==> design.v <==
module timer (
    input wire           clk,
    input wire           rst,
    input wire           start,
    input wire           restart,
    input wire [31:0]    threshold,
    output reg           time_out
);
reg [31:0] counter;
always @(posedge clk or negedge rst) 
begin
    if (!rst) 
    begin
        counter  <= 'b0;
        time_out <= 1'b0;
    end 
    else if (start) 
    begin
        if(!restart)
        begin
            counter <= counter + 'b1;
        end
        else
        begin
            counter <= 'b0;
        end
        if (counter == threshold) 
        begin
            time_out <= 1'b1;
            counter  <= 'd0 ;
        end
        else
        begin
            time_out <= 1'b0;
        end
    end
    else
    begin
        counter <= 'd0;
    end
end
endmodule
module card_handling #(parameter    C_WIDTH   = 6,
                                    P_WIDTH   = 16,
                                    B_WIDTH   = 20,
                                    USERS_NUM = 10)
(
    input wire                  clk,
    input wire                  rst,
    input wire [C_WIDTH-1:0]    card_number,
    input wire                  card_in,
    input wire                  card_out,
    input wire                  operation_done,
    input wire [B_WIDTH-1:0]    updated_balance,
    output reg [P_WIDTH-1:0]    password,
    output reg [B_WIDTH-1:0]    balance,
    output reg                  pass_en     
);
reg [P_WIDTH-1:0] password_rom ;
always @(*)
begin
    case (card_number)
    'd0    : password_rom = 'b0011_0011_0111_0000 ;
    'd1    : password_rom = 'b0011_0101_0000_0110 ;
    'd2    : password_rom = 'b0100_0000_0111_0110 ;
    'd3    : password_rom = 'b0011_0011_0111_0000 ;
    'd4    : password_rom = 'b0101_0010_1001_1000 ;
    'd5    : password_rom = 'b0110_0110_0011_1001 ;
    'd6    : password_rom = 'b0010_0010_1000_0100 ;
    'd7    : password_rom = 'b1001_0001_0010_0101 ;
    'd8    : password_rom = 'b1000_0110_0101_0111 ;
    'd9    : password_rom = 'b0101_0111_1001_0001 ;
    default: password_rom = 'b0 ;
    endcase
end
reg [B_WIDTH*USERS_NUM-1:0] balance_memory ;
reg [B_WIDTH-1:0]           balance_rd ;
localparam [B_WIDTH*USERS_NUM-1:0] BALANCE_INIT = {
    20'd15000 , 20'd40000 , 20'd25000 , 20'd20000 , 20'd4000   ,
    20'd100000, 20'd200000, 20'd10000 , 20'd50000 , 20'd2200   } ;
genvar i ;
generate
for (i = 0 ; i < USERS_NUM ; i = i + 1)
begin : g_balance
    always @(posedge clk or negedge rst) 
    begin
        if (!rst) 
        begin
            balance_memory[i*B_WIDTH +: B_WIDTH] <= BALANCE_INIT[i*B_WIDTH +: B_WIDTH] ;
        end
        else if((card_number == i) && (card_out || operation_done))
        begin
            balance_memory[i*B_WIDTH +: B_WIDTH] <= updated_balance ;
        end
    end
end
endgenerate
integer k ;
always @(*)
begin
    balance_rd = 'b0 ;
    for (k = 0 ; k < USERS_NUM ; k = k + 1)
    begin
        if (card_number == k)
        begin
            balance_rd = balance_memory[k*B_WIDTH +: B_WIDTH] ;
        end
    end
end
always @(posedge clk or negedge rst) 
begin
    if (!rst) 
    begin
        password <= 'b0 ;
        balance  <= 'b0 ;
    end 
    else 
    begin
        if(card_number < USERS_NUM)
        begin
            if(card_in)
            begin
                password <= password_rom ;
                balance  <= balance_rd  ;
            end
        end
        else
        begin
            password <= 'b0 ;
            balance  <= 'b0 ;
        end
    end
end
always @(posedge clk or negedge rst) 
begin
    if(!rst)
    begin
        pass_en <= 1'b0 ;
    end
    else if(card_number < USERS_NUM)
    begin
        pass_en <= card_in ;
    end
    else begin
    end
end
endmodule
module user_interface #(parameter  	P_WIDTH = 16,
                            		B_WIDTH = 20 )
(
    input wire                      clk,
    input wire                      rst,
	input wire                      card_in,
    input wire                      button_0,
    input wire                      button_1,
    input wire                      button_2,
    input wire                      button_3,
    input wire                      button_4,
    input wire                      button_5,
    input wire                      button_6,
    input wire                      button_7,
    input wire                      button_8,
    input wire                      button_9,
    input wire                      enter_button,
    input wire                      cancel_button,
	input wire                      multiple_100_button,
    input wire                      multiple_1000_button,
    input wire                      withdraw_button,
    input wire                      deposit_button,
    input wire                      show_balance,
    input wire                      another_service,
    input wire                      English_button,
    input wire                      Arabic_button,
	output reg     [B_WIDTH-1:0]    entry_value,  
    output reg     [P_WIDTH-1:0]    in_password,  
	output reg     [1:0]            operation,
	output reg     [1:0]	        language
);
reg  [1:0]  count ; 
reg  [3:0]  temp1, temp2, temp3, temp4 ;
reg     [P_WIDTH-1:0]    in_password_temp;
reg     [B_WIDTH-1:0]    entry_value_temp;
reg                 withdraw_hold, withdraw_100_hold, withdraw_1000_hold ;
reg                 withdraw_hold_reg, withdraw_100_hold_reg, withdraw_1000_hold_reg ;
always @(posedge clk or negedge rst) 
begin
	if(!rst)
	begin
		withdraw_hold_reg      <= 1'b0;
		withdraw_100_hold_reg  <= 1'b0;
		withdraw_1000_hold_reg <= 1'b0;
	end
	else
	begin
		withdraw_hold_reg      <= withdraw_hold ;
		withdraw_100_hold_reg  <= withdraw_100_hold ;
		withdraw_1000_hold_reg <= withdraw_1000_hold ;
	end
end
always @(posedge clk or negedge rst) 
begin
	if(!rst)
	begin
		in_password     <= 'b0;
		entry_value  <= 'b0;
	end
	else
	begin
		in_password     <= in_password_temp ;
		entry_value     <= entry_value_temp ;
	end
end
always @(*) 
begin
	if(withdraw_button || deposit_button)
	begin
		entry_value_temp = entry_value ;
		withdraw_hold       = 1'b1; 
		withdraw_100_hold   = 1'b0;
		withdraw_1000_hold  = 1'b0;
	end
	else if(withdraw_hold_reg)
	begin
		entry_value_temp   = entry_value ;
		withdraw_hold      = withdraw_hold_reg ;
		withdraw_100_hold  = withdraw_100_hold_reg ;
		withdraw_1000_hold = withdraw_1000_hold_reg ;
		  if(multiple_100_button)
		begin
			entry_value_temp = entry_value ;
			withdraw_100_hold   = 1'b1;
			withdraw_hold       = 1'b1;
			withdraw_1000_hold  = 1'b0;
		end
		else if(withdraw_100_hold_reg)
		begin
			if(button_1)
			begin
				entry_value_temp = 'd100;
				withdraw_100_hold   = 1'b0;
				withdraw_hold       = 1'b0;
				withdraw_1000_hold  = 1'b0;
			end
			else if(button_2)
			begin
				entry_value_temp = 'd200 ;
				withdraw_100_hold   = 1'b0;
				withdraw_hold       = 1'b0;
				withdraw_1000_hold  = 1'b0;
			end
			else if(button_3)
			begin
				entry_value_temp = 'd300 ;
				withdraw_100_hold   = 1'b0;
				withdraw_hold       = 1'b0;
				withdraw_1000_hold  = 1'b0;
			end
			else if(button_4)
			begin
				entry_value_temp = 'd400 ;
				withdraw_100_hold   = 1'b0;
				withdraw_hold       = 1'b0;
				withdraw_1000_hold  = 1'b0;
			end
			else if(button_5)
			begin
				entry_value_temp      = 'd500 ;
				withdraw_100_hold   = 1'b0;
				withdraw_hold       = 1'b0;
				withdraw_1000_hold  = 1'b0;
			end
			else if(button_6)
			begin
				entry_value_temp      = 'd600 ;
				withdraw_100_hold   = 1'b0;
				withdraw_hold       = 1'b0;
				withdraw_1000_hold  = 1'b0;
			end
			else if(button_7)
			begin
				entry_value_temp      = 'd700 ;
				withdraw_100_hold   = 1'b0;
				withdraw_hold       = 1'b0;
				withdraw_1000_hold  = 1'b0;
			end
			else if(button_8)
			begin
				entry_value_temp      = 'd800 ;
				withdraw_100_hold   = 1'b0;
				withdraw_hold       = 1'b0;
				withdraw_1000_hold  = 1'b0;
			end
			else if(button_9)
			begin
				entry_value_temp      = 'd900 ;
				withdraw_100_hold   = 1'b0;
				withdraw_hold       = 1'b0;
				withdraw_1000_hold  = 1'b0;
			end
			else
			begin
				entry_value_temp = entry_value ;
				withdraw_100_hold   = 1'b1;
				withdraw_hold       = 1'b1;
				withdraw_1000_hold  = 1'b0;
			end
		end
		else if(multiple_1000_button)
		begin
			entry_value_temp = entry_value ;
			withdraw_hold      = 1'b1;
			withdraw_100_hold  = 1'b0;
			withdraw_1000_hold = 1'b1;
		end
		else if(withdraw_1000_hold_reg)
		begin
			if(button_1)
			begin
				entry_value_temp = 'd1000 ;
				withdraw_hold      = 1'b0;
				withdraw_100_hold  = 1'b0;
				withdraw_1000_hold = 1'b0;
			end
			else if(button_2)
			begin
				entry_value_temp = 'd2000 ;
				withdraw_hold      = 1'b0;
				withdraw_100_hold  = 1'b0;
				withdraw_1000_hold = 1'b0;
			end
			else if(button_3)
			begin
				entry_value_temp = 'd3000 ;
				withdraw_hold      = 1'b0;
				withdraw_100_hold  = 1'b0;
				withdraw_1000_hold = 1'b0;
			end
			else if(button_4)
			begin
				entry_value_temp = 'd4000 ;
				withdraw_hold      = 1'b0;
				withdraw_100_hold  = 1'b0;
				withdraw_1000_hold = 1'b0;
			end
			else if(button_5)
			begin
				entry_value_temp = 'd5000 ;
				withdraw_hold      = 1'b0;
				withdraw_100_hold  = 1'b0;
				withdraw_1000_hold = 1'b0;
			end
			else if(button_6)
			begin
				entry_value_temp = 'd6000 ;
				withdraw_hold      = 1'b0;
				withdraw_100_hold  = 1'b0;
				withdraw_1000_hold = 1'b0;
			end
			else if(button_7)
			begin
				entry_value_temp = 'd7000 ;
				withdraw_hold      = 1'b0;
				withdraw_100_hold  = 1'b0;
				withdraw_1000_hold = 1'b0;
			end
			else if(button_8)
			begin
				entry_value_temp = 'd8000 ;
				withdraw_hold      = 1'b0;
				withdraw_100_hold  = 1'b0;
				withdraw_1000_hold = 1'b0;
			end
			else if(button_9)
			begin
				entry_value_temp = 'd9000 ;
				withdraw_hold      = 1'b0;
				withdraw_100_hold  = 1'b0;
				withdraw_1000_hold = 1'b0;
			end
			else
			begin
				entry_value_temp = entry_value ;
				withdraw_hold      = 1'b1;
				withdraw_100_hold  = 1'b0;
				withdraw_1000_hold = 1'b1;
			end
		end 
	end
	else
	begin
		entry_value_temp = entry_value ;
		withdraw_hold      = 1'b0;
		withdraw_100_hold  = 1'b0;
		withdraw_1000_hold = 1'b0;
	end
end
always @(*) 
begin
	if(withdraw_button)
	begin
		operation = 2'b00 ;
	end
	else if(deposit_button)
	begin
		operation = 2'b01 ;
	end
	else if(show_balance)
	begin
		operation = 2'b10 ;
	end
	else
	begin
		operation = 2'b11 ;  
	end
end
always @(posedge clk or negedge rst) 
begin
    if(!rst)
    begin
        count <= 'b0;
		temp1 <= 'd0;
		temp2 <= 'd0;
		temp3 <= 'd0;
		temp4 <= 'd0;
    end
    else if(card_in)
	begin
		count <= 'b0 ;
	end
	else
    begin
        if(button_0)
        begin
		  if(count == 'd0)
		  begin
		   temp1 <= 'd0;
		   count <= count + 1'b1 ;
		  end
		  else if(count == 'd1)
		  begin
		   temp2 <= 'd0;
		   count <= count + 1'b1 ;
		  end
		  else if(count == 'd2)
		  begin
		   temp3 <= 'd0;
		   count <= count + 1'b1 ;
		  end
		  else
		  begin
		   temp4 <= 'd0;
		   count <= 1'b0 ;
		  end
        end
        else if (button_1) 
        begin
		  if(count == 'd0)
		  begin
		   temp1 <= 'd1;
		   count <= count + 1'b1 ;
		  end
		  else if(count == 'd1)
		  begin
		   temp2 <= 'd1;
		   count <= count + 1'b1 ;
		  end
		  else if(count == 'd2)
		  begin
		   temp3 <= 'd1;
		   count <= count + 1'b1 ;
		  end
		  else
		  begin
		   temp4 <= 'd1;
		   count <= 1'b0 ;
		  end
        end
        else if (button_2) 
        begin
		 if(count == 'd0)
		  begin
		   temp1 <= 'd2;
		   count <= count + 1'b1 ;
		  end
		  else if(count == 'd1)
		  begin
		   temp2 <= 'd2;
		   count <= count + 1'b1 ;
		  end
		  else if(count == 'd2)
		  begin
		   temp3 <= 'd2;
		   count <= count + 1'b1 ;
		  end
		  else
		  begin
		   temp4 <= 'd2;
		   count <= 1'b0 ;
		  end
        end
        else if (button_3) 
        begin
		 if(count == 'd0)
		  begin
		   temp1 <= 'd3;
		   count <= count + 1'b1 ;
		  end
		  else if(count == 'd1)
		  begin
		   temp2 <= 'd3;
		   count <= count + 1'b1 ;
		  end
		  else if(count == 'd2)
		  begin
		   temp3 <= 'd3;
		   count <= count + 1'b1 ;
		  end
		  else
		  begin
		   temp4 <= 'd3;
		   count <= 1'b0 ;
		  end
        end
        else if (button_4) 
        begin
		  if(count == 'd0)
		  begin
		   temp1 <= 'd4;
		   count <= count + 1'b1 ;
		  end
		  else if(count == 'd1)
		  begin
		   temp2 <= 'd4;
		   count <= count + 1'b1 ;
		  end
		  else if(count == 'd2)
		  begin
		   temp3 <= 'd4;
		   count <= count + 1'b1 ;
		  end
		  else
		  begin
		   temp4 <= 'd4;
		   count <= 1'b0 ;
		  end
        end
        else if (button_5) 
        begin
           if(count == 'd0)
		  begin
		   temp1 <= 'd5;
		   count <= count + 1'b1 ;
		  end
		  else if(count == 'd1)
		  begin
		   temp2 <= 'd5;
		   count <= count + 1'b1 ;
		  end
		  else if(count == 'd2)
		  begin
		   temp3 <= 'd5;
		   count <= count + 1'b1 ;
		  end
		  else
		  begin
		   temp4 <= 'd5;
		   count <= 1'b0 ;
		  end 
        end
        else if (button_6) 
        begin
		 if(count == 'd0)
		  begin
		   temp1 <= 'd6;
		   count <= count + 1'b1 ;
		  end
		  else if(count == 'd1)
		  begin
		   temp2 <= 'd6;
		   count <= count + 1'b1 ;
		  end
		  else if(count == 'd2)
		  begin
		   temp3 <= 'd6;
		   count <= count + 1'b1 ;
		  end
		  else
		  begin
		   temp4 <= 'd6;
		   count <= 1'b0 ;
		  end 
        end
        else if (button_7) 
        begin
            if(count == 'd0)
		  begin
		   temp1 <= 'd7;
		   count <= count + 1'b1 ;
		  end
		  else if(count == 'd1)
		  begin
		   temp2 <= 'd7;
		   count <= count + 1'b1 ;
		  end
		  else if(count == 'd2)
		  begin
		   temp3 <= 'd7;
		   count <= count + 1'b1 ;
		  end
		  else
		  begin
		   temp4 <= 'd7;
		   count <= 1'b0 ;
		  end 
        end
        else if (button_8) 
        begin
            if(count == 'd0)
		  begin
		   temp1 <= 'd8;
		   count <= count + 1'b1 ;
		  end
		  else if(count == 'd1)
		  begin
		   temp2 <= 'd8;
		   count <= count + 1'b1 ;
		  end
		  else if(count == 'd2)
		  begin
		   temp3 <= 'd8;
		   count <= count + 1'b1 ;
		  end
		  else
		  begin
		   temp4 <= 'd8;
		   count <= 1'b0 ;
		  end 
        end
        else if (button_9) 
        begin
            if(count == 'd0)
		  begin
		   temp1 <= 'd9;
		   count <= count + 1'b1 ;
		  end
		  else if(count == 'd1)
		  begin
		   temp2 <= 'd9;
		   count <= count + 1'b1 ;
		  end
		  else if(count == 'd2)
		  begin
		   temp3 <= 'd9;
		   count <= count + 1'b1 ;
		  end
		  else
		  begin
		   temp4 <= 'd9;
		   count <= 1'b0 ;
		  end 
        end
    end
end
always @(*) begin
    if(enter_button ) 
	begin
		in_password_temp = {temp1, temp2, temp3, temp4} ;
	end
	else
	begin
		in_password_temp = in_password ;
	end
end
always @(*) 
begin
	if(English_button)
	begin
		language = 2'b01;
	end	
	else if(Arabic_button)
	begin
		language = 2'b10;
	end
	else
	begin
		language = 2'b00;   
	end
end
endmodule
module ATM_FSM #(parameter  P_WIDTH = 16,
                            B_WIDTH = 20 )
(
    input wire              clk,
    input wire              rst,
    input wire                       time_out,
    input wire     [P_WIDTH-1:0]     user_password,
    input wire     [B_WIDTH-1:0]     current_balance,
    input wire                       pass_en,
    input wire     [P_WIDTH-1:0]     in_password,
    input wire                       enter_button,
    input wire                       cancel_button,
    input wire                       correction_button,
    input wire                       another_service,
    input wire     [1:0]             language,       
    input wire     [1:0]             operation,      
    input wire     [B_WIDTH-1:0]     actual_deposit_value,
    input wire     [B_WIDTH-1:0]     entry_value,
    output reg     [B_WIDTH-1:0]     updated_balance,
    output reg                       wrong_password,
    output reg                       operation_done,  
    output reg                       error,  
    output reg                       start_timer,  
    output wire                      restart_timer,  
    output reg                       card_out
);
localparam          IDLE             = 4'b0000 ,
                    LANGUAGE         = 4'b0001 ,
                    WRITE_PASS       = 4'b0010 ,
                    CHECK_PASS       = 4'b0011 ,
                    OPERATION        = 4'b0100 ,
                    WRITE_WITHDRAW   = 4'b0101 ,
                    WITHDRAW         = 4'b0110 ,
                    WRITE_DEPOSIT    = 4'b0111 ,
                    DEPOSIT          = 4'b1000 ,
                    BALANCE          = 4'b1001 ;
reg      [3:0]      current_state ,
                    next_state ;
reg      [B_WIDTH-1:0]     updated_balance_comb ;
reg      [1:0]    error_count ;
reg      [1:0]    error_count_reg ;
always @(posedge clk or negedge rst) 
begin
    if(!rst)
    begin
        error_count_reg <= 'b0 ;
    end
    else
    begin
        error_count_reg <= error_count ;
    end
end
reg                        op_done_reg ;
always @(posedge clk or negedge rst) 
begin
    if(!rst)
    begin
        op_done_reg <= 1'b0 ;
    end
    else
    begin
        op_done_reg <= operation_done && ((current_state == WITHDRAW) || (current_state == DEPOSIT)) ;
    end
end
always @(posedge clk or negedge rst) 
begin
    if(!rst)
    begin
        updated_balance <= 'b0 ;
    end
    else
    begin
        if(pass_en)
        begin
            updated_balance <= current_balance ;
        end
        else
        begin
            updated_balance <= updated_balance_comb ;
        end
    end   
end
always @ (posedge clk or negedge rst)
begin
    if(!rst)
    begin
        current_state <= IDLE ;
    end
    else
    begin
        current_state <= next_state ;
    end
end
always @ (*)
begin
    error_count = error_count_reg;
    case (current_state)
    IDLE : begin
        error_count = 'b0;
        if(pass_en)
        begin
            next_state = LANGUAGE ;
        end
        else
        begin
            next_state = IDLE ;
        end
    end
    LANGUAGE : begin
        if(time_out || cancel_button)  
        begin
            next_state = IDLE ;
        end
        else
        begin
            if(language == 2'b01 || language == 2'b10)
            begin
                next_state = WRITE_PASS ;
            end
            else
            begin
                next_state = LANGUAGE ;
            end
        end
    end
    WRITE_PASS : begin
        error_count = error_count_reg;
        if(time_out || cancel_button)
        begin
            next_state = IDLE ;
        end
        else if(enter_button)
        begin
            next_state = CHECK_PASS ;
        end
        else
        begin
            next_state = WRITE_PASS ;
        end
    end
    CHECK_PASS : begin
        if(wrong_password)  
        begin
            if(error_count_reg == 2'b10)
            begin
                error_count = 2'b0;
                next_state = IDLE ;
            end
            else
            begin
                error_count = error_count_reg + 'b1 ;
                next_state = WRITE_PASS ;
            end    
        end
        else
        begin
            error_count = 2'b0;
            next_state = OPERATION ;
        end
    end
    OPERATION : begin
        if(time_out || cancel_button)  
        begin
            next_state = IDLE ;
        end
        else
        begin
            if(operation == 2'b00)
            begin
                next_state = WRITE_WITHDRAW ;
            end
            else if(operation == 2'b01)
            begin
                next_state = WRITE_DEPOSIT ;
            end
            else if(operation == 2'b10)
            begin
                next_state = BALANCE ;
            end
            else
            begin
                next_state = OPERATION ;
            end
        end
    end
    WRITE_WITHDRAW : begin
         error_count = error_count_reg;
        if(time_out || cancel_button)
        begin
            next_state = IDLE ;
        end
        else
        begin
            if(enter_button)
            begin
                next_state = WITHDRAW ;
            end
            else 
            begin
                next_state = WRITE_WITHDRAW ;
            end
        end
    end
    WITHDRAW : begin
        if(operation_done)
        begin
            error_count = 2'b0;
            if(time_out || cancel_button)
            begin
                next_state = IDLE ;
            end
            else
            begin
                if(another_service)
                begin
                    next_state = OPERATION ;
                end
                else
                begin
                    next_state = WITHDRAW ;
                end
            end
        end
        else  
        begin
            if(error_count_reg == 2'b10)
            begin
                error_count = 2'b0;
                next_state = IDLE ;
            end
            else
            begin
                error_count = error_count_reg + 'b1 ;
                next_state = WRITE_WITHDRAW ;
            end
        end
    end
    WRITE_DEPOSIT : begin
         error_count = error_count_reg;
        if(time_out || cancel_button)
        begin
            next_state = IDLE ;
        end
        else
        begin
            if(enter_button)
            begin
                next_state = DEPOSIT ;
            end
            else
            begin
                next_state = WRITE_DEPOSIT ;
            end
        end
    end
    DEPOSIT : begin
        if(operation_done)
        begin
            error_count = 2'b0;
            if(time_out || cancel_button)
            begin
                next_state = IDLE ;
            end
            else
            begin
                if(another_service)
                begin
                    next_state = OPERATION ;
                end
                else
                begin
                    next_state = DEPOSIT ;
                end
            end 
        end
        else  
        begin
            if(error_count_reg == 2'b10)
            begin
                error_count = 2'b0;
                next_state = IDLE ;
            end
            else
            begin
                error_count = error_count_reg + 'b1 ;
                next_state = WRITE_DEPOSIT ;
            end
        end
    end
    BALANCE : begin
        if(time_out || cancel_button)
        begin
            next_state = IDLE ;
        end
        else
        begin
            if(another_service)
            begin
                next_state = OPERATION ;
            end
            else
            begin
                next_state = BALANCE ;
            end
        end
    end
    default : begin
        next_state = IDLE ;
    end
    endcase
end
always @ (*)
begin
    case (current_state)
    IDLE : begin
        wrong_password = 1'b0 ;
        operation_done = 1'b0 ;
        error = 1'b0 ;
        updated_balance_comb = updated_balance ; 
        start_timer = 1'b0 ;
        card_out = 1'b0 ;
    end
    LANGUAGE : begin
        wrong_password = 1'b0 ;
        operation_done = 1'b0 ;
        error = 1'b0 ;
        updated_balance_comb = updated_balance ; 
        start_timer = 1'b1 ;
        if(time_out || cancel_button) 
        begin
            card_out = 1'b1 ;
        end
        else
        begin
            card_out = 1'b0 ;
        end  
    end
    WRITE_PASS : begin
        wrong_password = 1'b0 ;
        operation_done = 1'b0 ;
        error = 1'b0 ;
        updated_balance_comb = updated_balance ; 
        start_timer = 1'b1 ;
        if(time_out || cancel_button) 
        begin
            card_out = 1'b1 ;
        end
        else
        begin
            card_out = 1'b0 ;
        end  
    end
    CHECK_PASS : begin
        operation_done = 1'b0 ;
        updated_balance_comb = updated_balance ; 
        start_timer = 1'b0 ;
        card_out = 1'b0 ;
        if(in_password == user_password)
        begin
            wrong_password = 1'b0 ;
            error = 1'b0 ;
        end
        else
        begin
            wrong_password = 1'b1 ;
            error = 1'b1 ;
        end
    end
    OPERATION : begin
        wrong_password = 1'b0 ;
        operation_done = 1'b0 ;
        error = 1'b0 ;
        updated_balance_comb = updated_balance ;
        start_timer = 1'b1 ;
        if(time_out || cancel_button) 
        begin
            card_out = 1'b1 ;
        end
        else
        begin
            card_out = 1'b0 ;
        end  
    end
    WRITE_WITHDRAW : begin
        wrong_password = 1'b0 ;
        operation_done = 1'b0 ;
        error = 1'b0 ;
        updated_balance_comb = updated_balance ; 
        start_timer = 1'b1 ;
        if(time_out || cancel_button) 
        begin
            card_out = 1'b1 ;
        end
        else
        begin
            card_out = 1'b0 ;
        end  
    end
    WITHDRAW : begin
        wrong_password = 1'b0 ;
        start_timer = 1'b1 ;
        if(!op_done_reg)  
        begin
            if(entry_value > current_balance)
            begin
                error = 1'b1 ;
                updated_balance_comb = updated_balance ;
                operation_done = 1'b0 ;
            end
            else
            begin
                error = 1'b0 ;
                updated_balance_comb = updated_balance - entry_value ;
                operation_done = 1'b1 ;
            end
        end
        else
        begin
            error = 1'b0 ;
            updated_balance_comb = updated_balance ;
            operation_done = 1'b1 ;
        end 
        if(time_out || cancel_button) 
        begin
            card_out = 1'b1 ;
        end
        else
        begin
            card_out = 1'b0 ;
        end  
    end
    WRITE_DEPOSIT : begin
        wrong_password = 1'b0 ;
        operation_done = 1'b0 ;
        error = 1'b0 ;
        updated_balance_comb = updated_balance ; 
        start_timer = 1'b1 ;
        if(time_out || cancel_button) 
        begin
            card_out = 1'b1 ;
        end
        else
        begin
            card_out = 1'b0 ;
        end  
    end
    DEPOSIT : begin
        wrong_password = 1'b0 ;
        start_timer = 1'b1 ;
        if(!op_done_reg)  
        begin
            if(entry_value == actual_deposit_value)
            begin
                error = 1'b0 ;
                updated_balance_comb = updated_balance + actual_deposit_value ;
                operation_done = 1'b1 ;
            end
            else
            begin
                error = 1'b1 ;
                updated_balance_comb = updated_balance ;
                operation_done = 1'b0 ;
            end
        end
        else
        begin
            error = 1'b0 ;
            updated_balance_comb = updated_balance ;
            operation_done = 1'b1 ;
        end
        if(time_out || cancel_button) 
        begin
            card_out = 1'b1 ;
        end
        else
        begin
            card_out = 1'b0 ;
        end   
    end
    BALANCE : begin
        wrong_password = 1'b0 ;
        operation_done = 1'b1 ;
        error = 1'b0 ;
        updated_balance_comb = updated_balance ; 
        start_timer = 1'b1 ;
        if(time_out || cancel_button) 
        begin
            card_out = 1'b1 ;
        end
        else
        begin
            card_out = 1'b0 ;
        end  
    end
    default : begin
        wrong_password = 1'b0 ;
        operation_done = 1'b0 ;
        error = 1'b0 ;
        updated_balance_comb = updated_balance ; 
        start_timer = 1'b0 ;
        card_out = 1'b0 ;
    end
    endcase
end
assign restart_timer = another_service || enter_button || (language == 2'b01) || (language == 2'b10) || (operation == 2'b00) || (operation == 2'b01) || (operation == 2'b10);
endmodule
module ATM_TOP #(parameter  P_WIDTH = 16,
                            B_WIDTH = 20, 
							C_WIDTH = 6)
( 
    input   wire                    clk,
    input   wire                    rst,
	input wire [C_WIDTH-1:0]         card_number,
	input wire                       card_in,
    input wire                      button_0,
    input wire                      button_1,
    input wire                      button_2,
    input wire                      button_3,
    input wire                      button_4,
    input wire                      button_5,
    input wire                      button_6,
    input wire                      button_7,
    input wire                      button_8,
    input wire                      button_9,
    input wire                      enter_button,
    input wire                      cancel_button,
    input wire                      withdraw_button,
    input wire                      deposit_button,
    input wire                      show_balance,
	input wire                      another_service,
    input wire                      English_button,
    input wire                      Arabic_button,
	input wire                      multiple_100_button,
    input wire                      multiple_1000_button,
    input wire     [B_WIDTH-1:0]     actual_deposit_value,
	input wire [31:0]                threshold,
	output wire	                         card_out,
	output wire  [B_WIDTH-1:0]     updated_balance,  
	output wire                    operation_done, 
	output wire                    error,
	output wire                    wrong_password
	);
wire  [B_WIDTH-1:0]         entry_value;
wire  [P_WIDTH-1:0]         password; 
wire  [B_WIDTH-1:0]         balance; 
wire                        pass_en; 
wire  [P_WIDTH-1:0]         in_password ;  
wire  [1:0]                 operation ;  
wire                         time_out ;  
wire                         start_timer ;  
wire                         restart_timer;  
wire     [1:0]               language ;
card_handling U0_card_handling (
    .clk(clk),
    .rst(rst),
    .card_number(card_number),
    .card_in(card_in),
	.card_out(card_out),
	.updated_balance(updated_balance),
    .password(password),
    .balance(balance),
	.operation_done(operation_done),
    .pass_en(pass_en)
);
user_interface U0_user_interface (
    .clk(clk),
    .rst(rst),
    .button_0(button_0),
	.button_1(button_1),
	.button_2(button_2),
	.button_3(button_3),
	.button_4(button_4),
	.button_5(button_5),
	.button_6(button_6),
	.button_7(button_7),
	.button_8(button_8),
	.button_9(button_9),
    .card_in(card_in),
	.multiple_100_button(multiple_100_button),
	.multiple_1000_button(multiple_1000_button),
    .enter_button(enter_button),
    .cancel_button(cancel_button),
    .withdraw_button(withdraw_button),
    .deposit_button(deposit_button),
	.show_balance(show_balance),
	.another_service(another_service),
	.English_button(English_button),
	.Arabic_button(Arabic_button),
	.entry_value(entry_value),
	.in_password(in_password),
	.operation(operation),
	.language(language)
);
timer U0_timer (
    .clk(clk),
    .rst(rst),
	.restart(restart_timer),
    .start(start_timer),
    .threshold(threshold),
    .time_out(time_out)
);
ATM_FSM U0_ATM_FSM (
    .clk(clk),
    .rst(rst),
    .time_out(time_out),
    .user_password(password),
    .current_balance(balance),
    .pass_en(pass_en),
	.card_out(card_out),
    .in_password(in_password),
    .enter_button(enter_button),
	.cancel_button(cancel_button),
	.correction_button(1'b0),
	.another_service(another_service),
	.language(language),
	.operation(operation),
	.entry_value(entry_value),
	.actual_deposit_value(actual_deposit_value),
	.updated_balance(updated_balance),
	.wrong_password(wrong_password),
	.operation_done(operation_done),
	.error(error),
	.start_timer(start_timer),
	.restart_timer(restart_timer)
);
endmodule
==> run.sh <==
#!/bin/bash
# the make line also repeats each setting of config.mk as NAME=value (left out here)
make -C /OpenROAD-flow-scripts/flow DESIGN_CONFIG=/design/flow/config.mk WORK_HOME=/design/flow/orfs CLKGATE_MAP_FILE= finish
==> config.mk <==
export PLATFORM = sky130hd
export DESIGN_NAME = ATM_TOP
export DESIGN_NICKNAME = ATM_TOP
export VERILOG_FILES = /design/flow/design.v
export SDC_FILE = /design/flow/constraint.sdc
export NUM_CORES = 4
export LEC_CHECK = 0
export CAP_MARGIN = 20
export CORE_MARGIN = 2
export CORE_UTILIZATION = 40
export MAX_ROUTING_LAYER = met4
export PLACE_DENSITY = 0.79
export SLEW_MARGIN = 20
==> constraint.sdc <==
create_clock -name core_clock -period 4.06 [get_ports {clk}]
set_input_delay 0.8120 -clock core_clock [delete_from_list [all_inputs] [get_ports {clk}]]
set_output_delay 0.8120 -clock core_clock [all_outputs]
set_load 0.01 [all_outputs]
==> results of run 1 <==
-- cell type report --
| cell class | count | area [um^2] | area share (%) |
|---|---|---|---|
| Tap cell | 600 | 750.7 | 3.462 |
| Antenna cell | 1 | 2.502 | 0.01154 |
| Multi-Input combinational cell | 1234 | 8924 | 41.15 |
| Clock inverter | 7 | 111.4 | 0.5135 |
| Timing Repair Buffer | 185 | 1739 | 8.020 |
| Sequential cell | 351 | 8855 | 40.83 |
| Clock buffer | 59 | 1109 | 5.112 |
| Inverter | 52 | 195.2 | 0.9001 |
-- layer usage --
layer,global-route usage [%],part of all wire [%],wire length (um)
met1,26.11,43,20560
met2,34.17,49,23390
met3,3.173,5.6,2688
met4,7.007,2.7,1294
met5,-,0,0
-- per-stage QoR --
step | setup TNS [ps] | util, % | area (um^2) | power (mW)
2_1_floorplan | 0 | - | 18380 | 4.943
3_3_place_gp | 0 | 45.00 | 20420 | 5.452
3_5_place_dp | -13.90 | 45.00 | 20420 | 5.521
4_1_cts | 0 | 47.73 | 21660 | 8.910
5_1_grt | 0 | 47.79 | 21690 | 9.272
6_report | 0 | 47.79 | 21690 | 8.891
-- what timing repair did --
action,CTS,global route
buffers inserted,1,0
resized,1,9
gates cloned,0,0
pin swaps,1,1
setup endpoints to repair,2,4
==> results.py, run 1 <==
# Auto-generated metrics
metrics = {
    "synthesis": {
        "synth.most_common_cell": "dfrtp_1",
        "yosys-top-cells-count": "294 x dfrtp_1, 231 x mux2_2, 157 x nor2_1",
        "syn_area_mm2": 0.01838,
        "yosys_area_mm2": 0.01838,
        "ys_sh_adder_pct": 3.036,
        "yosys-mux-area-fraction_pct": 15.31,
        "synthXorXnorAreaFrac_pct": 5.242,
        "synthFlopType": "dfrtp_1",
        "synth-edff-count": 0,
        "ys_cells": 1748,
        "netlist-cell-type-count": 70,
        "async_flop_share_pct": 100.0,
        "ys_sh_simple_pct": 11.67,
        "area_leaders": "dfrtp_1 40%, mux2_2 14%, dfstp_2 8.1%, nor2_1 3.2%, o21ai_0 3.1%",
        "syn_nets": 1873,
        "synth_top_area_share_pct": 40.03,
        "ys_warn_count": 4,
        "ys_sh_aoi_pct": 12.95,
        "postSynthAreaPerCell_um2": 10.51,
        "postSynthSeqShare_pct": 48.18,
        "top_area_cell": "dfrtp_1",
        "netlist_logic_family_top": "multiplexers",
        "numSynthFlops": 351,
        "synthCells": 1748,
    },
    "global_routing": {
        "overflow": 0,
        "antenna_found_initial": 1,
        "grt_first_pass_wirelength_um": 77760,
        "track_usage_pct": 20.75,
        "grt_pass1_vias": 14713,
        "grt_max_degree": 134,
    },
    "sta": {
        "hold_viol_final": 0,
        "setup_ws_ps": 128.2,
        "fin_crit_sh_pct": 96.84,
        "clock_skew_ps": 32.02,
        "rsz0062_at_grt": "false",
        "fin_crit_ps": 3932,
        "slew_violations": 0,
        "worstMarginPinSlew_ps": 1070,
        "fmax_ghz": 0.2543,
        "setup_viol": 0,
        "whs_ps": 180.4,
        "relSlewSlack_pct": 28.01,
    },
    "routing": {
        "wl_um": 47930,
        "drc": 0,
        "via_per_inst": 5.695,
        "drt-pass1-iter-count": 5,
        "ant_nets": 0,
        "drt_iter0_drc": 1201,
        "vias": 14175,
        "wl_per_cell_um": 19.26,
    },
    "power": {
        "pwr-share-seq_pct": 44.7,
        "switching_share_pct": 27.62,
        "p_int_mw": 6.435,
        "powerDensity_mw_per_mm2": 410.0,
        "maxPowerGroup": "registers",
        "p_comb_share_pct": 17.4,
        "seq-power_mw": 3.97,
        "p_comb_mw": 1.55,
        "switchingPower_mw": 2.456,
        "ir_drop_v": 0.0003528,
        "power_clock_mw": 3.37,
        "p_leak_nw": 9.557,
        "pwr-share-clk_pct": 37.9,
    },
    "cells_and_area": {
        "fin_cells": 2489,
        "area_growth_syn_to_layout_pct": 17.99,
        "fillerInstances": 3984,
        "nNetsFinal": 1985,
    },
    "setup_path": {
        "cp_top_family": "buffers and inverters",
        "rr_startpoint": "U0_user_interface.entry_value[3]",
        "crit_path_max_fanout": 3,
        "crit_slowest_cell": "or4_1",
        "r2r_slack_ps": 220,
        "cp-endpoint": "error",
        "cp.arrival_ps": 3120,
        "critPathLaunch": "actual_deposit_value[17]",
        "critPathKind": "in2out",
        "setup.worst_path.start_class": "input pin",
        "cpMostUsedCell": "clkdlybuf4s50_1",
        "end_kind": "output pin",
        "cp_num_cells": 8,
        "cpPeakStageDelay_ps": 520,
        "crit-reg2reg-capture": "U0_ATM_FSM.updated_balance[19]",
        "worstPathRequired_ps": 3250,
        "reg2reg_depth": 15,
        "critPathBufInv": 3,
        "path_cells": "clkdlybuf4s50_1, or4_1, nor4_1, a41oi_1, buf_4, a31oi_1, o21ai_0, clkdlybuf4s50_1",
    },
    "floorplanning": {
        "core_util_floorplan_pct": 40.50,
        "die-width_um": 218.4,
        "fp.dieH_um": 218.4,
        "core-area_mm2": 0.04538,
        "ios": 105,
        "core.rowCount": 78,
        "dieArea_mm2": 0.04768,
    },
    "cts": {
        "cts_tree": "done",
        "clk_latency_ps": 550,
        "clk_pin_slew_worst_paths_ps": 60,
        "clockBufferDepth": 3,
        "numCtsBuffers": 36,
        "cts_sinks": 351,
        "postCtsHoldBufs": 0,
        "cts_root_buf": "clkbuf_16",
        "htreeDepth": 2,
    },
    "place": {
        "dp_slack_ps": -13.90,
        "dp_cells": 2421,
        "portBuffers": 104,
        "gp_congestion": 0.9331,
        "dp_hpwl_um": 34400,
    },
    "outcome": {
        "status": "timing/DRC/antenna clean",
    },
    "run": {
        "tool_warnings": 38,
        "cap_violations": 0,
    },
    "worst_hold_path": {
        "hp-class": "in2async",
    },
}
==> run 2, diff against run 1 <==
CORE_UTILIZATION = 70   (was 40)
MAX_ROUTING_LAYER = default   (was met4)
PLACE_DENSITY = default   (was 0.79)
SETUP_SLACK_MARGIN = 0.05   (was default)
clock period = 3.12 ns   (was 4.06 ns; I/O delays follow)
==> run 2 against run 1 <==
Effect of this change:
- now fails the layout checks on negative setup slack
- hold slack got worse by 130 ps
- clock skew fell by 9.7 ps
- register-to-register slack got worse by 800 ps
- critical endpoint is now U0_ATM_FSM.updated_balance[19]
- sequential share of layout area fell by 2.4 points
- setup slack got worse by 710 ps
- via count rose by 15%
- clock-buffer cell count fell by 5
- highest routed layer unchanged
- non-clock buffer count rose by 137
- sequential power rose by about 30%
- wire length rose by 25%
- critical path type is now reg2reg
- core utilization rose by 41 points
==> results.py, run 2 <==
# Auto-generated metrics
metrics = {
    "setup_path": {
        "critPathBufInv": 0,
        "crit_path_max_fanout": 4,
        "end_kind": "flop",
        "cpPeakStageDelay_ps": 400,
        "setup.worst_path.start_class": "flop",
        "worstPathRequired_ps": 3530,
        "r2r_slack_ps": -580,
        "cp.arrival_ps": 4110,
        "critPathKind": "reg2reg",
        "critPathLaunch": "U0_user_interface.entry_value[8]",
        "cpMostUsedCell": "nand2b_1",
        "path_cells": "nor4_4, nand2b_1, or3_4, nor2_4, xor2_1, o21ai_1, ha_1, a211oi_2, nand2b_1, o311a_4, o31ai_4, nor4bb_1, a2111oi_0, o211ai_1",
        "cp-endpoint": "U0_ATM_FSM.updated_balance[19]",
        "cp_num_cells": 14,
        "crit-reg2reg-capture": "U0_ATM_FSM.updated_balance[19]",
        "rr_startpoint": "U0_user_interface.entry_value[8]",
        "crit_slowest_cell": "dfrtp_1",
        "reg2reg_depth": 14,
        "cp_top_family": "AND-OR/OR-AND gates",
    },
    "sta": {
        "rsz0062_at_grt": "true",
        "fin_crit_sh_pct": 118.7,
        "setup_viol": 25,
        "worstMarginPinSlew_ps": 771.2,
        "tns_ps": -4065,
        "hold_viol_final": 0,
        "relSlewSlack_pct": 48.48,
        "slew_violations": 0,
        "clock_skew_ps": 22.29,
        "whs_ps": 51.05,
        "fin_crit_ps": 3702,
        "fmax_ghz": 0.2701,
        "setup_ws_ps": -582.4,
    },
    "cells_and_area": {
        "nNetsFinal": 2123,
        "fillerInstances": 1142,
        "postLayoutCoreUtil_pct": 88.87,
        "regArea_mm2": 0.008855,
        "area_growth_syn_to_layout_pct": 25.29,
        "final_area_mm2": 0.02303,
        "logic_area_mm2": 0.009291,
    },
    "floorplanning": {
        "dieArea_mm2": 0.02757,
        "core.rowCount": 59,
        "core-area_mm2": 0.02591,
        "core_util_floorplan_pct": 70.94,
        "fp.dieH_um": 166.0,
        "ios": 105,
        "die-width_um": 166.0,
    },
    "synthesis": {
        "ys_cells": 1748,
        "syn_nets": 1873,
        "yosys-top-cells-count": "294 x dfrtp_1, 231 x mux2_2, 157 x nor2_1",
        "synthFlopType": "dfrtp_1",
        "postSynthAreaPerCell_um2": 10.51,
        "ys_warn_count": 4,
        "netlist-cell-type-count": 70,
        "postSynthSeqShare_pct": 48.18,
        "netlist_logic_family_top": "multiplexers",
        "area_leaders": "dfrtp_1 40%, mux2_2 14%, dfstp_2 8.1%, nor2_1 3.2%, o21ai_0 3.1%",
        "ys_sh_aoi_pct": 12.95,
        "yosys_area_mm2": 0.01838,
        "synth_top_area_share_pct": 40.03,
        "ys_sh_simple_pct": 11.67,
        "synthCells": 1748,
        "synth-edff-count": 0,
        "yosys-mux-area-fraction_pct": 15.31,
        "top_area_cell": "dfrtp_1",
        "syn_area_mm2": 0.01838,
        "synth.most_common_cell": "dfrtp_1",
        "async_flop_share_pct": 100.0,
        "ys_sh_adder_pct": 3.036,
        "synthXorXnorAreaFrac_pct": 5.242,
        "numSynthFlops": 351,
    },
    "power": {
        "pwr-share-seq_pct": 41.3,
        "power.total_mw": 12.52,
        "p_comb_share_pct": 21.8,
        "powerDensity_mw_per_mm2": 543.8,
        "seq-power_mw": 5.17,
        "p_comb_mw": 2.73,
        "ir_drop_v": 0.0005213,
        "switchingPower_mw": 3.718,
        "maxPowerGroup": "registers",
        "p_leak_nw": 10.42,
        "switching_share_pct": 29.69,
        "power_clock_mw": 4.62,
        "p_int_mw": 8.804,
        "pwr-share-clk_pct": 36.9,
    },
    "cts": {
        "clockBufferDepth": 3,
        "cts_tree": "done",
        "cts_sinks": 351,
        "numCtsBuffers": 37,
        "postCtsHoldBufs": 0,
        "clk_pin_slew_worst_paths_ps": 60,
        "htreeDepth": 2,
        "cts_root_buf": "clkbuf_16",
        "clk_latency_ps": 550,
    },
    "global_routing": {
        "grt_max_degree": 91,
        "overflow": 0,
        "grt_pass1_vias": 15720,
        "antenna_found_initial": 0,
        "grt_first_pass_wirelength_um": 84780,
        "track_usage_pct": 38.09,
    },
    "outcome": {
        "check.faults": "negative setup slack",
        "status": "failed layout checks",
    },
    "routing": {
        "drc": 0,
        "wl_um": 60140,
        "drt_iter0_drc": 1977,
        "drt-pass1-iter-count": 9,
        "vias": 16237,
        "via_per_inst": 6.877,
        "n_antenna_cell": 0,
        "ant_nets": 0,
        "wl_per_cell_um": 25.47,
    },
    "run": {
        "cap_violations": 0,
        "tool_warnings": 39,
    },
    "place": {
        "dp_hpwl_um": 35790,
        "gp_congestion": 0.9509,
        "portBuffers": 104,
        "placed_cell_area_mm2": 0.02092,
    },
    "worst_hold_path": {
        "hp-class": "in2async",
    },
}
[run 2: area by class of cell]
class                   instances  area share (%)
well taps                     335           1.820
clock inverters                13          0.8639
flip-flops and latches        351           38.45
repair buffers                322           13.10
clock buffers                  54           4.559
multi-input cells            1234           40.35
inverters                      52          0.8585
[run 2: through the flow]
step           std cells  worst slack [ps]
2_1_floorplan       1748            -384.4
5_1_grt             2361            -765.5
3_3_place_gp        2262            -516.6
4_1_cts             2337            -466.4
3_5_place_dp        2262            -621.8
6_report            2361            -582.4
[run 2: repair_timing]
action | CTS | global route
gates resized | 54 | 90
endpoints found under the setup margin | 213 | 223
gates cloned | 0 | 12
pin swaps | 24 | 18
setup buffers | 8 | 12
[run 2: routing by layer]
| layer | global-route usage (%) | wire length [um] |
|---|---|---|
| met1 | 49.58 | 21760 |
| met2 | 65.00 | 28910 |
| met3 | 5.863 | 5191 |
| met4 | 14.59 | 4275 |
| met5 | 0 | 0 |
==> run 3, diff against run 2 <==
CAP_MARGIN = 10   (was 20)
CORE_UTILIZATION = 71   (was 70)
CTS_CLUSTER_DIAMETER = 205   (was default)
CTS_CLUSTER_SIZE = 35   (was default)
GPL_ROUTABILITY_DRIVEN = 1   (was default)
MAX_ROUTING_LAYER = met5   (was default)
MIN_ROUTING_LAYER = met1   (was default)
PLACE_DENSITY_LB_ADDON = 0.13   (was default)
SETUP_SLACK_MARGIN = 0.15   (was 0.05)
clock period = 2.97 ns   (was 3.12 ns; I/O delays follow)
==> run 3 against run 2 <==
Effect of this change:
- the flow now stops in 5_1_grt
- die area fell by 1.4%
- synthesized area did not move
- synthesized cell count did not move
==> results.py, run 3 <==
# Auto-generated metrics
metrics = {
    "outcome": {
        "status": "did not finish",
        "toolErrorMsg": "[ERROR GRT-0232] Routing congestion too high. Check the congestion heatmap in the GUI.",
        "stop_stage": "5_1_grt",
    },
    "synthesis": {
        "area_leaders": "dfrtp_1 40%, mux2_2 14%, dfstp_2 8.1%, nor2_1 3.2%, o21ai_0 3.1%",
        "syn_nets": 1873,
        "ys_sh_aoi_pct": 12.95,
        "synthFlopType": "dfrtp_1",
        "numSynthFlops": 351,
        "postSynthSeqShare_pct": 48.18,
        "ys_sh_simple_pct": 11.67,
        "synthXorXnorAreaFrac_pct": 5.242,
        "ys_cells": 1748,
        "yosys-mux-area-fraction_pct": 15.31,
        "synthCells": 1748,
        "yosys-top-cells-count": "294 x dfrtp_1, 231 x mux2_2, 157 x nor2_1",
        "ys_sh_adder_pct": 3.036,
        "netlist-cell-type-count": 70,
        "synth_top_area_share_pct": 40.03,
        "top_area_cell": "dfrtp_1",
        "ys_warn_count": 4,
        "postSynthAreaPerCell_um2": 10.51,
        "yosys_area_mm2": 0.01838,
        "netlist_logic_family_top": "multiplexers",
        "synth-edff-count": 0,
        "syn_area_mm2": 0.01838,
        "synth.most_common_cell": "dfrtp_1",
        "async_flop_share_pct": 100.0,
    },
    "cts": {
        "cts_sinks": 351,
        "postCtsHoldBufs": 0,
        "cts_root_buf": "clkbuf_16",
        "numCtsBuffers": 14,
        "htreeDepth": 1,
        "clockBufferDepth": 3,
    },
    "place": {
        "dp_slack_ps": -983.4,
        "placed_cell_area_mm2": 0.02128,
        "portBuffers": 104,
        "dp_cells": 2293,
        "dp_hpwl_um": 37090,
        "gp_congestion": 0.9093,
    },
    "global_routing": {
        "overflow": 19,
        "track_usage_pct": 70.04,
    },
    "floorplanning": {
        "ios": 105,
        "fp.dieH_um": 164.9,
        "core.rowCount": 58,
        "dieArea_mm2": 0.02719,
        "die-width_um": 164.9,
        "core-area_mm2": 0.02533,
        "core_util_floorplan_pct": 72.57,
    },
}
[run 3: layer usage]
metal / overflow / global-route usage [%]
met5: 0 / 13.26
met3: 2 / 49.05
met1: 0 / 71.27
met4: 11 / 68.66
met2: 6 / 90.95
[run 3: what timing repair did]
action                                  in CTS
buffers inserted                            27
endpoints found under the setup margin     228
pin swaps                                   46
gates resized                              286
gates cloned                                14
[run 3: through the flow]
stage / util [%] / power [mW]
floorplan: - / 6.788
global placement: 83.97 / 7.706
detailed placement: 84.00 / 7.845
CTS: 91.08 / 10.53
==> run 4, diff against run 3 <==
ABC_AREA = 0   (was default)
CAP_MARGIN = 20   (was 10)
CORE_UTILIZATION = 70   (was 71)
CTS_CLUSTER_DIAMETER = 201   (was 205)
CTS_CLUSTER_SIZE = 36   (was 35)
GPL_ROUTABILITY_DRIVEN = default   (was 1)
MAX_ROUTING_LAYER = default   (was met5)
MIN_ROUTING_LAYER = default   (was met1)
PLACE_DENSITY_LB_ADDON = default   (was 0.13)
SETUP_SLACK_MARGIN = 0.31   (was 0.15)
==> run 4 against run 3 <==
Effect of this change:
- the flow again stops in 5_1_grt
- die area up 1.4%
- synthesized area unchanged
- synthesized cell count unchanged
==> results.py, run 4 <==
# Auto-generated metrics
metrics = {
    "synthesis": {
        "numSynthFlops": 351,
        "ys_cells": 1748,
        "synthCells": 1748,
        "area_leaders": "dfrtp_1 40%, mux2_2 14%, dfstp_2 8.1%, nor2_1 3.2%, o21ai_0 3.1%",
        "ys_warn_count": 4,
        "ys_sh_adder_pct": 3.036,
        "async_flop_share_pct": 100.0,
        "postSynthAreaPerCell_um2": 10.51,
        "synthFlopType": "dfrtp_1",
        "top_area_cell": "dfrtp_1",
        "yosys_area_mm2": 0.01838,
        "ys_sh_simple_pct": 11.67,
        "syn_area_mm2": 0.01838,
        "netlist-cell-type-count": 70,
        "synth.most_common_cell": "dfrtp_1",
        "postSynthSeqShare_pct": 48.18,
        "synth-edff-count": 0,
        "netlist_logic_family_top": "multiplexers",
        "synth_top_area_share_pct": 40.03,
        "synthXorXnorAreaFrac_pct": 5.242,
        "ys_sh_aoi_pct": 12.95,
        "yosys-mux-area-fraction_pct": 15.31,
        "yosys-top-cells-count": "294 x dfrtp_1, 231 x mux2_2, 157 x nor2_1",
        "syn_nets": 1873,
    },
    "cts": {
        "htreeDepth": 1,
        "cts_root_buf": "clkbuf_16",
        "numCtsBuffers": 13,
        "cts_sinks": 351,
        "clockBufferDepth": 3,
    },
    "outcome": {
        "status": "did not finish",
        "stop_stage": "5_1_grt",
        "toolErrorMsg": "[ERROR GRT-0232] Routing congestion too high. Check the congestion heatmap in the GUI.",
    },
    "place": {
        "gp_congestion": 0.9751,
        "portBuffers": 104,
        "dp_hpwl_um": 38980,
        "placed_cell_area_mm2": 0.02223,
    },
    "floorplanning": {
        "core_util_floorplan_pct": 70.94,
        "dieArea_mm2": 0.02757,
        "fp.dieH_um": 166.0,
        "core.rowCount": 59,
        "die-width_um": 166.0,
        "core-area_mm2": 0.02591,
        "ios": 105,
    },
    "global_routing": {
        "track_usage_pct": 75.33,
        "overflow": 81,
    },
}
## run 4: routing by layer
metal	GRT usage [%]	GRT overflow
met5	11.83	0
met4	78.45	33
met2	94.19	47
met3	57.03	1
met1	75.42	0
## run 4: timing repair
| item | 4_1_cts |
|---|---|
| cloned | 15 |
| pin swaps | 46 |
| hold buffers | 0 |
| buffers inserted | 49 |
| resized | 165 |
| endpoints found under the setup margin | 238 |
## run 4: metrics by stage
step / TNS [ps] / instances / worst slack, ps
CTS: -23590 / 2387 / -622.6
detailed placement: -176530 / 2301 / -899.8
global placement: -161350 / 2301 / -870.7
floorplan: -1528 / 1748 / -533.6
==> run 5, diff against run 4 <==
ABC_AREA = default   (was 0)
CORE_UTILIZATION = 72   (was 70)
CTS_CLUSTER_DIAMETER = 196   (was 201)
CTS_CLUSTER_SIZE = default   (was 36)
SETUP_SLACK_MARGIN = default   (was 0.31)
clock period = 3.39 ns   (was 2.97 ns; I/O delays follow)
==> run 5 against run 4 <==
Effect of this change:
- synthesized area unchanged
- die area shrank 2.7%
- synthesized cell count unchanged
- now fails the layout checks on negative setup slack
==> results.py, run 5 <==
# Auto-generated metrics
metrics = {
    "synthesis": {
        "synthFlopType": "dfrtp_1",
        "ys_sh_simple_pct": 11.67,
        "netlist-cell-type-count": 70,
        "ys_cells": 1748,
        "synth_top_area_share_pct": 40.03,
        "synthCells": 1748,
        "syn_nets": 1873,
        "area_leaders": "dfrtp_1 40%, mux2_2 14%, dfstp_2 8.1%, nor2_1 3.2%, o21ai_0 3.1%",
        "numSynthFlops": 351,
        "ys_sh_adder_pct": 3.036,
        "postSynthSeqShare_pct": 48.18,
        "synthXorXnorAreaFrac_pct": 5.242,
        "ys_sh_aoi_pct": 12.95,
        "top_area_cell": "dfrtp_1",
        "synth.most_common_cell": "dfrtp_1",
        "async_flop_share_pct": 100.0,
        "yosys-mux-area-fraction_pct": 15.31,
        "yosys-top-cells-count": "294 x dfrtp_1, 231 x mux2_2, 157 x nor2_1",
        "ys_warn_count": 4,
        "syn_area_mm2": 0.01838,
        "netlist_logic_family_top": "multiplexers",
        "synth-edff-count": 0,
        "yosys_area_mm2": 0.01838,
        "postSynthAreaPerCell_um2": 10.51,
    },
    "power": {
        "p_leak_nw": 10.13,
        "powerDensity_mw_per_mm2": 502.6,
        "switchingPower_mw": 3.285,
        "pwr-share-seq_pct": 42.6,
        "p_comb_share_pct": 20.6,
        "ir_drop_v": 0.0004804,
        "p_comb_mw": 2.31,
        "p_int_mw": 7.963,
        "seq-power_mw": 4.79,
        "power.total_mw": 11.25,
        "power_clock_mw": 4.14,
        "pwr-share-clk_pct": 36.8,
        "switching_share_pct": 29.20,
        "maxPowerGroup": "registers",
    },
    "outcome": {
        "status": "failed layout checks",
        "check.faults": "negative setup slack",
    },
    "routing": {
        "drt_iter0_drc": 1824,
        "n_antenna_cell": 0,
        "vias": 15661,
        "via_per_inst": 6.765,
        "wl_per_cell_um": 24.57,
        "ant_nets": 0,
        "drc": 0,
        "drt-pass1-iter-count": 8,
        "wl_um": 56870,
    },
    "place": {
        "placed_cell_area_mm2": 0.02064,
        "gp_congestion": 0.9071,
        "portBuffers": 104,
        "dp_hpwl_um": 35300,
    },
    "sta": {
        "tns_ps": -1252,
        "relSlewSlack_pct": 45.93,
        "hold_viol_final": 0,
        "rsz0062_at_grt": "true",
        "setup_viol": 21,
        "setup_ws_ps": -435.2,
        "worstMarginPinSlew_ps": 811.1,
        "fmax_ghz": 0.2614,
        "fin_crit_sh_pct": 112.8,
        "clock_skew_ps": 20.75,
        "fin_crit_ps": 3825,
        "whs_ps": 177.4,
        "slew_violations": 0,
    },
    "setup_path": {
        "crit_path_max_fanout": 3,
        "cp_num_cells": 16,
        "critPathKind": "reg2reg",
        "critPathBufInv": 1,
        "end_kind": "flop",
        "cpPeakStageDelay_ps": 420,
        "setup.worst_path.start_class": "flop",
        "worstPathRequired_ps": 3790,
        "reg2reg_depth": 16,
        "cp.arrival_ps": 4220,
        "critPathLaunch": "U0_user_interface.entry_value[6]",
        "crit-reg2reg-capture": "U0_ATM_FSM.updated_balance[19]",
        "cp-endpoint": "U0_ATM_FSM.updated_balance[19]",
        "cp_top_family": "simple AND/OR/NAND/NOR gates",
        "r2r_slack_ps": -440,
        "crit_slowest_cell": "dfrtp_1",
        "rr_startpoint": "U0_user_interface.entry_value[6]",
        "path_cells": "nor4_4, nand2b_1, or3_4, nor3_2, xor2_1, o21ai_1, ha_2, nor2_2, nor2b_1, and3_1, o311a_1, o31ai_4, buf_4, and4_1, a2111oi_4, o211ai_1",
    },
    "cells_and_area": {
        "nNetsFinal": 2081,
        "area_growth_syn_to_layout_pct": 21.76,
        "final_area_mm2": 0.02238,
        "postLayoutCoreUtil_pct": 89.13,
        "fillerInstances": 1074,
    },
    "global_routing": {
        "track_usage_pct": 41.95,
        "grt_max_degree": 91,
        "grt_pass1_vias": 16030,
        "antenna_found_initial": 0,
        "overflow": 0,
        "grt_first_pass_wirelength_um": 87310,
    },
    "cts": {
        "cts_root_buf": "clkbuf_16",
        "cts_tree": "done",
        "clk_latency_ps": 550,
        "htreeDepth": 2,
        "clk_pin_slew_worst_paths_ps": 60,
        "clockBufferDepth": 3,
        "cts_sinks": 351,
        "numCtsBuffers": 37,
    },
    "floorplanning": {
        "ios": 105,
        "die-width_um": 163.8,
        "core_util_floorplan_pct": 73.20,
        "fp.dieH_um": 163.8,
        "core.rowCount": 58,
        "dieArea_mm2": 0.02682,
        "core-area_mm2": 0.02511,
    },
    "run": {
        "cap_violations": 0,
        "tool_warnings": 39,
    },
    "worst_hold_path": {
        "hp-class": "in2async",
    },
}
## run 5: stage by stage
step           instances  setup slack, ps
2_1_floorplan       1748           -114.4
3_3_place_gp        2220           -455.4
3_5_place_dp        2220           -466.1
4_1_cts             2299           -198.9
5_1_grt             2315           -517.1
6_report            2315           -435.2
## run 5: area by class of cell
type / count / area (um^2) / share of cell area [%]
clock inverter: 12 / 130.1 / 0.5814
multi-input combinational: 1234 / 9215 / 41.18
sequential: 351 / 8855 / 39.57
tap: 330 / 412.9 / 1.845
inverter: 52 / 195.2 / 0.8721
timing repair buffer: 280 / 2484 / 11.10
clock buffer: 56 / 1089 / 4.864
## run 5: timing repair
item / 4_1_cts / 5_1_grt
buffers inserted: 11 / 16
pin swaps: 20 / 24
resized: 35 / 47
hold buffers: 0 / 0
endpoints found under the setup margin: 207 / 203
## run 5: per-layer routing
layer / global-route usage (%) / wire length (um)
met1: 52.09 / 20700
met2: 70.72 / 28120
met3: 7.197 / 4911
met4: 22.09 / 3145
met5: 0 / 0
==> run 6, diff against run 5 <==
CAP_MARGIN = 10   (was 20)
CTS_CLUSTER_DIAMETER = default   (was 196)
CTS_CLUSTER_SIZE = 37   (was default)
GPL_ROUTABILITY_DRIVEN = 1   (was default)
MAX_ROUTING_LAYER = met5   (was default)
MIN_ROUTING_LAYER = met1   (was default)
PLACE_DENSITY = 0.67   (was default)
SETUP_SLACK_MARGIN = -0.25   (was default)
clock period = 3.11 ns   (was 3.39 ns; I/O delays follow)
==> run 6 against run 5 <==
Effect of this change:
- sequential cell count stayed put
- critical path type unchanged
- still fails the layout checks on negative setup slack
- power is 8.6% higher
- synthesized cell count stayed put
- combinational power is 11% higher
- setup slack worse by 54 ps
==> results.py, run 6 <==
# Auto-generated metrics
metrics = {
    "place": {
        "gp_congestion": 0.9172,
        "dp_cells": 2261,
        "dp_hpwl_um": 36320,
        "portBuffers": 104,
    },
    "setup_path": {
        "r2r_slack_ps": -490,
        "worstPathRequired_ps": 3530,
        "end_kind": "flop",
        "cp_num_cells": 14,
        "cp_top_family": "AND-OR/OR-AND gates",
        "cpPeakStageDelay_ps": 450,
        "critPathKind": "reg2reg",
        "rr_startpoint": "U0_user_interface.entry_value[8]",
        "critPathBufInv": 1,
        "crit-reg2reg-capture": "U0_ATM_FSM.updated_balance[18]",
        "reg2reg_depth": 14,
        "cp.arrival_ps": 4020,
        "critPathLaunch": "U0_user_interface.entry_value[8]",
        "cp-endpoint": "U0_ATM_FSM.updated_balance[18]",
        "path_cells": "nor4_4, nand2b_1, or3_4, buf_4, a21oi_1, a21oi_1, ha_1, a21o_1, a211o_1, a2111o_1, a311oi_2, o21bai_1, mux2i_1, a211o_1",
        "crit_slowest_cell": "a2111o_1",
        "crit_path_max_fanout": 3,
        "setup.worst_path.start_class": "flop",
    },
    "power": {
        "p_comb_share_pct": 21.0,
        "pwr-share-clk_pct": 36.5,
        "p_int_mw": 8.618,
        "switching_share_pct": 29.48,
        "p_comb_mw": 2.57,
        "power_clock_mw": 4.46,
        "maxPowerGroup": "registers",
        "power.total_mw": 12.22,
        "powerDensity_mw_per_mm2": 543.2,
        "p_leak_nw": 10.19,
        "seq-power_mw": 5.19,
        "pwr-share-seq_pct": 42.5,
        "switchingPower_mw": 3.602,
        "ir_drop_v": 0.0005317,
    },
    "synthesis": {
        "yosys-mux-area-fraction_pct": 15.31,
        "synth_top_area_share_pct": 40.03,
        "numSynthFlops": 351,
        "netlist-cell-type-count": 70,
        "async_flop_share_pct": 100.0,
        "top_area_cell": "dfrtp_1",
        "synthCells": 1748,
        "ys_cells": 1748,
        "area_leaders": "dfrtp_1 40%, mux2_2 14%, dfstp_2 8.1%, nor2_1 3.2%, o21ai_0 3.1%",
        "syn_nets": 1873,
        "netlist_logic_family_top": "multiplexers",
        "syn_area_mm2": 0.01838,
        "postSynthAreaPerCell_um2": 10.51,
        "yosys-top-cells-count": "294 x dfrtp_1, 231 x mux2_2, 157 x nor2_1",
        "synthFlopType": "dfrtp_1",
        "ys_sh_aoi_pct": 12.95,
        "synthXorXnorAreaFrac_pct": 5.242,
        "synth.most_common_cell": "dfrtp_1",
        "synth-edff-count": 0,
        "ys_sh_simple_pct": 11.67,
        "ys_sh_adder_pct": 3.036,
        "ys_warn_count": 4,
        "yosys_area_mm2": 0.01838,
        "postSynthSeqShare_pct": 48.18,
    },
    "routing": {
        "drc": 0,
        "drt_iter0_drc": 1908,
        "drt-pass1-iter-count": 6,
        "via_per_inst": 6.844,
        "ant_nets": 0,
        "n_antenna_cell": 0,
        "wl_um": 57480,
        "vias": 16007,
        "wl_per_cell_um": 24.57,
    },
    "floorplanning": {
        "core.rowCount": 58,
        "dieArea_mm2": 0.02682,
        "ios": 105,
        "core-area_mm2": 0.02511,
        "fp.dieH_um": 163.8,
        "core_util_floorplan_pct": 73.20,
        "die-width_um": 163.8,
    },
    "global_routing": {
        "overflow": 0,
        "antenna_found_initial": 0,
        "grt_pass1_vias": 16570,
        "grt_max_degree": 77,
        "track_usage_pct": 43.37,
        "grt_first_pass_wirelength_um": 89880,
    },
    "cts": {
        "cts_root_buf": "clkbuf_16",
        "postCtsHoldBufs": 0,
        "clockBufferDepth": 3,
        "cts_sinks": 351,
        "clk_latency_ps": 570,
        "clk_pin_slew_worst_paths_ps": 70,
        "numCtsBuffers": 37,
        "cts_tree": "done",
        "htreeDepth": 2,
    },
    "sta": {
        "fin_crit_ps": 3599,
        "relSlewSlack_pct": 46.08,
        "fmax_ghz": 0.2778,
        "worstMarginPinSlew_ps": 802.8,
        "slew_violations": 0,
        "setup_viol": 191,
        "setup_ws_ps": -489.4,
        "hold_viol_final": 0,
        "clock_skew_ps": 39.75,
        "rsz0062_at_grt": "true",
        "fin_crit_sh_pct": 115.7,
    },
    "cells_and_area": {
        "area_growth_syn_to_layout_pct": 22.39,
        "fin_cells": 2339,
        "nNetsFinal": 2105,
        "fillerInstances": 1110,
    },
    "run": {
        "cap_violations": 0,
        "tool_warnings": 39,
    },
    "worst_hold_path": {
        "hp-class": "in2async",
    },
    "outcome": {
        "status": "failed layout checks",
        "check.faults": "negative setup slack",
    },
}
[run 6: layout make-up]
type | count | area [um^2] | area share, %
Sequential cell | 351 | 8856 | 39.37
Clock buffer | 58 | 1095 | 4.867
Inverter | 52 | 195.2 | 0.8677
Timing Repair Buffer | 304 | 2668 | 11.86
Multi-Input combinational cell | 1234 | 9150 | 40.68
Clock inverter | 10 | 118.9 | 0.5284
Tap cell | 330 | 412.9 | 1.835
[run 6: stage by stage]
| step | setup TNS (ps) | setup slack [ps] | cell area [um^2] | util [%] | hold WS, ps |
|---|---|---|---|---|---|
| 5_1_grt | -33880 | -642.7 | 22500 | 89.59 | 94.62 |
| 2_1_floorplan | -941.8 | -394.4 | 18430 | - | 326.4 |
| 3_5_place_dp | -114620 | -674.0 | 20990 | 83.60 | 470.0 |
| 6_report | -13310 | -489.4 | 22500 | 89.59 | 33.14 |
| 3_3_place_gp | -102570 | -616.7 | 20980 | 83.57 | 466.2 |
| 4_1_cts | -27500 | -469.7 | 22350 | 89.00 | 81.67 |
[run 6: metal layers]
metal,routed length [um],share of wire (%),track usage [%]
met3,4721,8.2,7.601
met2,28230,49,73.76
met1,21440,37,53.67
met4,3086,5.4,21.81
met5,0,0,0
[run 6: timing repair]
action | in CTS | in global routing
endpoints found under the hold margin | 0 | 0
setup endpoints to repair | 206 | 212
pin swaps | 25 | 25
cloned | 0 | 0
gates resized | 32 | 29
setup buffers | 4 | 8
No activity file was given, so power comes from the tool's default toggle rates.
